## v6
## miniRV
module miniRV (
    input   wire                clk,
    input   wire                rst,
    input   wire[31:0]      inst_i,
    input   wire[31:0]      mem_rdata_i,
    output  wire[13:0]   inst_addr_o,
    output  wire[15:0]          mem_addr_o,
    output  wire                mem_wen_o,
    output  wire[31:0]      mem_wdata_o,
    output          debug_wb_have_inst,    
    output [31:0]   debug_wb_pc,           
    output          debug_wb_ena,          
    output [4:0]    debug_wb_reg,          
    output [31:0]   debug_wb_value         
);
Size: about 1,400 flip-flops, roughly 200 I/O pins.
Settings: LEC_CHECK=0, ABC_AREA=1, CAP_MARGIN=10, CELL_PAD_IN_SITES_DETAIL_PLACEMENT=1, CELL_PAD_IN_SITES_GLOBAL_PLACEMENT=1, CORE_MARGIN=5, CORE_UTILIZATION=38, CTS_CLUSTER_DIAMETER=134, HOLD_SLACK_MARGIN=-0.04, MAX_ROUTING_LAYER=met4, PLACE_DENSITY=0.45, SLEW_MARGIN=15, TNS_END_PERCENT=10; clock period 5.03 ns.
run.sh (not shown) runs the stock make flow with config.mk's settings and CLKGATE_MAP_FILE=.
STATUS run=v6 STAGES=ALL_DONE FINAL_CHECKS=FAILED CAUSE=setup timing
> inputs changed (v6 -> v7)
# v6
export LEC_CHECK = 0
export ABC_AREA = 1
export CAP_MARGIN = 10
export CELL_PAD_IN_SITES_DETAIL_PLACEMENT = 1
export CELL_PAD_IN_SITES_GLOBAL_PLACEMENT = 1
export CORE_MARGIN = 5
export CORE_UTILIZATION = 38
export CTS_CLUSTER_DIAMETER = 134
export HOLD_SLACK_MARGIN = -0.04
export MAX_ROUTING_LAYER = met4
export PLACE_DENSITY = 0.45
export SLEW_MARGIN = 15
export TNS_END_PERCENT = 10
create_clock -name core_clock -period 5.03 [get_ports {clk}]
# v7
export LEC_CHECK = 0
export CAP_MARGIN = 20
export CORE_MARGIN = 2
export CORE_UTILIZATION = 40
export SLEW_MARGIN = 20
create_clock -name core_clock -period 12.2 [get_ports {clk}]
Notes after the runs:
Combinational family with the most area after synthesis = simple AND/OR/NAND/NOR gates: v6; combinational family with the most area after synthesis = multiplexers: v7
v6 has higher final period utilization than v7.
Relative to v6, the final clock skew of v7 is lower by 0.020 ns.
In v7, sequential power is lower than in v6.
The total number of cells along the worst setup path of v7 is higher than that of v6.
[compare] base=v6 new=v7: met3 demand-to-capacity share in global routing has decreased; global placer's final weighted congestion decreased 1.7%; total length of routed wires decreased by about 33% relative to the old numbers.
v7 ran to completion and came out clean on the timing, DRC and antenna checks.
Average via count per standard cell up 0.51 in v7 wrt v6
For v7, the critical path startpoint was u_id_ex.op2_o[4], unlike v6, where it was u_id_ex.op2_o[0].
From v6 to v7 the numbers moved as follows: count of clock-buffer cells in the layout shrank by about 10%.
In the flow results for v6 and v7, the combinational share of cell area is smaller on v6.

---

== branch sierra ==
Starting RTL as in the previous note.
clock: 14.1 ns
lec_check: 0
cap_margin: 5
cell_pad_in_sites_global_placement: 2
core_margin: 10
core_utilization: 64
cts_cluster_diameter: 226
gpl_routability_driven: 0
hold_slack_margin: 0.14
min_routing_layer: met1
slew_margin: 20
tns_end_percent: 65
branch sierra finished all stages; the layout is clean.
### branch sierra -> branch zinc
Settings: changing CORE_MARGIN from 10 to 2; removing GPL_ROUTABILITY_DRIVEN (formerly 0); setting CTS_CLUSTER_SIZE to 17 for the first time; removing MIN_ROUTING_LAYER (formerly met1); changing CORE_UTILIZATION from 64 to 71; removing CELL_PAD_IN_SITES_GLOBAL_PLACEMENT (formerly 2); removing HOLD_SLACK_MARGIN (formerly 0.14); setting PLACE_DENSITY to 0.66 for the first time; changing CTS_CLUSTER_DIAMETER from 226 to 345; removing TNS_END_PERCENT (formerly 65); changing the clock period (ns, I/O delays scaled along) from 14.1 to 6.29.
--- outcome ---
- branch zinc never completed; the flow aborted with a tool error in global routing.
- branch sierra: full flow OK, the timing, DRC and antenna checks passed
- Per the comparison of branch zinc with branch sierra, post-synthesis adder-cell area fraction roughly the same, overall die width now smaller, sum of net half-perimeters after detailed placement now larger.
- In the metrics for branch zinc and branch sierra, the one carrying the lower number of gates resized after cts is branch sierra.
- Compared with branch sierra, branch zinc shows depth of the CTS H-tree lower by 1.
Power figures rest on the tool's default switching activity, not on a simulated workload.
